==> 09-11 <==
## usb_interface_v1_0
module usb_interface_v1_0 #
(
	parameter RESET_CYCLES = 100,
	parameter  C_M00_AXI_START_DATA_VALUE	= 32'h00000000,
	parameter  C_M00_AXI_TARGET_SLAVE_BASE_ADDR	= 32'h00000000,
	parameter integer C_M00_AXI_ADDR_WIDTH	= 32,
	parameter integer C_M00_AXI_DATA_WIDTH	= 32,
	parameter integer C_M00_AXI_TRANSACTIONS_NUM	= 4
) (
	input wire [(8 - 1):0] usb_data_in,
	output wire [(8 - 1):0] usb_data_out,
	output wire usb_data_oe,
	input wire [(1 + 4 + 4 + 16)-8-1:0] usb_addr,
	input wire usb_rd_n,
	input wire usb_wr_n,
	input wire usb_ce_n,
	output wire sw_reset_n,
	input wire  m00_axi_aclk,
	input wire  m00_axi_aresetn,
	output wire [C_M00_AXI_ADDR_WIDTH-1 : 0] m00_axi_awaddr,
	output wire [2 : 0] m00_axi_awprot,
	output wire  m00_axi_awvalid,
	input wire  m00_axi_awready,
	output wire [C_M00_AXI_DATA_WIDTH-1 : 0] m00_axi_wdata,
	output wire [C_M00_AXI_DATA_WIDTH/8-1 : 0] m00_axi_wstrb,
	output wire  m00_axi_wvalid,
	input wire  m00_axi_wready,
	input wire [1 : 0] m00_axi_bresp,
	input wire  m00_axi_bvalid,
	output wire  m00_axi_bready,
	output wire [C_M00_AXI_ADDR_WIDTH-1 : 0] m00_axi_araddr,
	output wire [2 : 0] m00_axi_arprot,
	output wire  m00_axi_arvalid,
	input wire  m00_axi_arready,
	input wire [C_M00_AXI_DATA_WIDTH-1 : 0] m00_axi_rdata,
	input wire [1 : 0] m00_axi_rresp,
	input wire  m00_axi_rvalid,
	output wire  m00_axi_rready
);
clock: 6.59 ns
lec_check: 0
cap_margin: 20
core_margin: 2
core_utilization: 66
hold_slack_margin: -0.09
setup_slack_margin: -0.5
slew_margin: 20
tns_end_percent: 5
run.sh (not shown) runs the stock make flow with config.mk's settings and CLKGATE_MAP_FILE=.
==> inputs of 01-28, as changes to 09-11 <==
--- a/flow/config.mk
+++ b/flow/config.mk
@@ -7,8 +7,7 @@
 export LEC_CHECK = 0
 export CAP_MARGIN = 20
 export CORE_MARGIN = 2
-export CORE_UTILIZATION = 66
-export HOLD_SLACK_MARGIN = -0.09
-export SETUP_SLACK_MARGIN = -0.5
+export CORE_UTILIZATION = 70
+export PLACE_DENSITY = 0.6
+export SETUP_SLACK_MARGIN = 0.4
 export SLEW_MARGIN = 20
-export TNS_END_PERCENT = 5
==> flow/constraint.sdc (replaced) <==
create_clock -name core_clock -period 3.14 [get_ports {m00_axi_aclk}]
set_input_delay 0.6280 -clock core_clock [delete_from_list [all_inputs] [get_ports {m00_axi_aclk}]]
set_output_delay 0.6280 -clock core_clock [all_outputs]
set_load 0.01 [all_outputs]
==> inputs of 11-09, as changes to 09-11 <==
==> flow/config.mk (replaced) <==
export PLATFORM = sky130hd
export DESIGN_NAME = usb_interface_v1_0
export DESIGN_NICKNAME = usb_interface_v1_0
export VERILOG_FILES = /design/flow/design.v
export SDC_FILE = /design/flow/constraint.sdc
export NUM_CORES = 4
export LEC_CHECK = 0
export ABC_AREA = 1
export CAP_MARGIN = 20
export CORE_MARGIN = 2
export CORE_UTILIZATION = 72
export CTS_CLUSTER_DIAMETER = 151
export PLACE_DENSITY = 0.6
export SETUP_SLACK_MARGIN = 0.83
export SLEW_MARGIN = 20
==> flow/constraint.sdc (replaced) <==
create_clock -name core_clock -period 2.81 [get_ports {m00_axi_aclk}]
set_input_delay 0.5620 -clock core_clock [delete_from_list [all_inputs] [get_ports {m00_axi_aclk}]]
set_output_delay 0.5620 -clock core_clock [all_outputs]
set_load 0.01 [all_outputs]
==> metrics.cfg <==
[outcome]
outcome = finished with violations
violations = negative setup slack

[sta]
setup_viol = 230
setup_slack_ps = -425

[die]
fp.dieW_um = 301

[power]
power_leakage_uw = 0.0355

[cts]
cts_hold_buf = 1
cts_tree = yes

[yosys]
yosys_cells = 5125

[flow_run]
max_cap_viol_count = 0

[grt]
grt.total_usage_pct = 46.4

[critical_path]
crit_cells = 12
rrSetupSlack_ps = -430
r2r_end = command_control_inst.r_response_out[7]$_DFFE_PN1P_

[place]
dpl_worst_slack_ps = -813

the above is filed under 01-28

==> metrics.cfg <==
[outcome]
outcome = stopped before the end
failed_stage = 5_1_grt
firstError = [ERROR GRT-0232] Routing congestion too high. Check the congestion heatmap in the GUI.

[grt]
grt.total_usage_pct = 83.7
grtUsageMet2_pct = 94.2

[yosys]
yosys_cells = 7655
netlist_instances = 7655
avgSynthCellArea_um2 = 8.17
synth_cell_types = 64
synth-seq-area-share_pct = 52.9
ys_top_logic_family = simple AND/OR/NAND/NOR gates

[place]
dpl_worst_slack_ps = -294
place.gp.congestion = 0.997

[die]
fp.dieW_um = 299

[cts]
cts_hold_buf = 2

the above is filed under 11-09

==> metrics.cfg <==
[critical_path]
rrSetupSlack_ps = 2120
r2r_end = command_control_inst.write_buffer.ram[14][21]$_DFFE_PN0P_
crit_cells = 10

[yosys]
yosys_cells = 5125

[flow_run]
max_cap_viol_count = 0

[cts]
cts_tree = yes
cts_hold_buf = 0

[outcome]
outcome = finished clean

[sta]
setup_viol = 0
setup_slack_ps = 1660

[power]
power_leakage_uw = 0.0323

[grt]
grt.total_usage_pct = 37.9
met3_usage_pct = 6.11

[die]
fp.dieW_um = 310

[place]
dpl_worst_slack_ps = 1000

the above is filed under 09-11


==> inputs of build 46 <==
Starting RTL as in the previous note.
clock: 10.0 ns
lec_check: 0
abc_area: 0
cap_margin: 35
cell_pad_in_sites_global_placement: 1
core_aspect_ratio: 0.9
core_margin: 2
core_utilization: 72
cts_cluster_diameter: 170
gpl_routability_driven: 0
gpl_timing_driven: 0
max_routing_layer: met4
setup_slack_margin: 0.01
slew_margin: 20
tns_end_percent: 80
==> build 14 (differences from build 46) <==
- ABC_AREA: 0 -> unset
- CAP_MARGIN: 35 -> 20
- CORE_UTILIZATION: 72 -> 40
- CTS_CLUSTER_DIAMETER: 170 -> unset
- GPL_TIMING_DRIVEN: 0 -> unset
- MAX_ROUTING_LAYER: met4 -> unset
- SETUP_SLACK_MARGIN: 0.01 -> unset
- TNS_END_PERCENT: 80 -> unset
==> trial 68 (differences from build 46) <==
- ABC_AREA: 0 -> unset
- CAP_MARGIN: 35 -> 20
- CELL_PAD_IN_SITES_GLOBAL_PLACEMENT: 1 -> unset
- CORE_ASPECT_RATIO: 0.9 -> unset
- CTS_CLUSTER_DIAMETER: 170 -> unset
- CTS_CLUSTER_SIZE: unset -> 33
- GPL_ROUTABILITY_DRIVEN: 0 -> unset
- GPL_TIMING_DRIVEN: 0 -> unset
- MAX_ROUTING_LAYER: met4 -> unset
- PLACE_DENSITY: unset -> 0.64
- SETUP_SLACK_MARGIN: 0.01 -> 0.5
- TNS_END_PERCENT: 80 -> unset
==> flow/constraint.sdc (replaced) <==
create_clock -name core_clock -period 4.51 [get_ports {m00_axi_aclk}]
set_input_delay 0.9020 -clock core_clock [delete_from_list [all_inputs] [get_ports {m00_axi_aclk}]]
set_output_delay 0.9020 -clock core_clock [all_outputs]
set_load 0.01 [all_outputs]
==> trial 62 (differences from build 46) <==
- ABC_AREA: 0 -> unset
- CAP_MARGIN: 35 -> 20
- CELL_PAD_IN_SITES_GLOBAL_PLACEMENT: 1 -> unset
- CORE_ASPECT_RATIO: 0.9 -> unset
- CORE_UTILIZATION: 72 -> 70
- CTS_CLUSTER_DIAMETER: 170 -> unset
- CTS_CLUSTER_SIZE: unset -> 14
- GPL_ROUTABILITY_DRIVEN: 0 -> unset
- GPL_TIMING_DRIVEN: 0 -> unset
- MAX_ROUTING_LAYER: met4 -> unset
- SETUP_SLACK_MARGIN: 0.01 -> 0.33
- TNS_END_PERCENT: 80 -> unset
==> flow/constraint.sdc (replaced) <==
create_clock -name core_clock -period 3.18 [get_ports {m00_axi_aclk}]
set_input_delay 0.6360 -clock core_clock [delete_from_list [all_inputs] [get_ports {m00_axi_aclk}]]
set_output_delay 0.6360 -clock core_clock [all_outputs]
set_load 0.01 [all_outputs]
==> summary of the runs <==
Build 14 completed without violations. Trial 68 finished with timing, DRC and antenna clean. Build 46 ran to the end with no violations. Trial 62 reached the layout checks and failed them: setup timing. The highest utilization belongs to trial 62, the lowest to build 14. Clock power: build 46 < build 14 < trial 68 < trial 62. In synthesized cell count, build 46 and build 14 do not differ. Against build 46, the global-route usage of build 14 is lower by 25 points. The highest combinational power belongs to trial 62, the lowest to build 14. Between build 46 and trial 62, the lower worst setup slack is in trial 62 (gap 4.3 ns). In trial 62 the clock skew is higher than in trial 68, by 0.0019 ns. Synthesized area is the same in build 46 and build 14. Count of clock-buffer cells in the layout: build 46 < trial 62 < trial 68 < build 14.

==> inputs of job 5548 <==
Starting RTL as in the previous note.
Settings: LEC_CHECK=0, CAP_MARGIN=30, CELL_PAD_IN_SITES_DETAIL_PLACEMENT=1, CELL_PAD_IN_SITES_GLOBAL_PLACEMENT=3, CORE_ASPECT_RATIO=1.06, CORE_MARGIN=2, CORE_UTILIZATION=41, CTS_CLUSTER_SIZE=62, GPL_ROUTABILITY_DRIVEN=1, GPL_TIMING_DRIVEN=0, MAX_ROUTING_LAYER=met4, MIN_ROUTING_LAYER=met1, PLACE_DENSITY_LB_ADDON=0.23, SETUP_SLACK_MARGIN=-0.44, SLEW_MARGIN=40, TNS_END_PERCENT=60; clock period 7.02 ns.
==> job 6601 (differences from job 5548) <==
CAP_MARGIN = 20   (was 30)
CELL_PAD_IN_SITES_DETAIL_PLACEMENT = unset   (was 1)
CELL_PAD_IN_SITES_GLOBAL_PLACEMENT = unset   (was 3)
CORE_ASPECT_RATIO = unset   (was 1.06)
CORE_UTILIZATION = 66   (was 41)
CTS_CLUSTER_SIZE = unset   (was 62)
GPL_ROUTABILITY_DRIVEN = unset   (was 1)
GPL_TIMING_DRIVEN = unset   (was 0)
HOLD_SLACK_MARGIN = -0.09   (was unset)
MAX_ROUTING_LAYER = unset   (was met4)
MIN_ROUTING_LAYER = unset   (was met1)
PLACE_DENSITY_LB_ADDON = unset   (was 0.23)
SETUP_SLACK_MARGIN = -0.41   (was -0.44)
SLEW_MARGIN = 20   (was 40)
TNS_END_PERCENT = unset   (was 60)
==> flow/constraint.sdc (replaced) <==
create_clock -name core_clock -period 7.5 [get_ports {m00_axi_aclk}]
set_input_delay 1.5000 -clock core_clock [delete_from_list [all_inputs] [get_ports {m00_axi_aclk}]]
set_output_delay 1.5000 -clock core_clock [all_outputs]
set_load 0.01 [all_outputs]
==> run notes <==
impl run done, here's what came out: ant diodes=0, Tcrit/Tclk final=68.4%, clock group share of total power=40.7%, met1 Track Usage GR=51.1%, Sw Pwr=4310 µW, reg-to-reg startpoint=command_control_inst.r_read_data_count[1]$_DFFE_PN0P_, initial antenna violation count=4, Comb power frac=10.8%, die area=0.0960 mm², status=no timing/DRC/antenna violations, Int Power=12900 µW
Source of the figures above: job 6601

==> run notes <==
impl run done, here's what came out: status=no timing/DRC/antenna violations, clock sinks=1348, Int Power=14200 µW, Comb power frac=11.2%, dpl hpwl=165000 µm, reg-to-reg startpoint=command_control_inst.read_buffer.r_read_addr[3]$_DFFE_PN0P_, Crit Path Max Fanout=10, Tcrit/Tclk final=71.7%, initial antenna violation count=11, ant diodes=8, Sw Pwr=5070 µW, clock group share of total power=42.8%, top-count cell post-synth=dfrtp_1, die area=0.154 mm²
Source of the figures above: job 5548

Power figures rest on the tool's default switching activity, not on a simulated workload.
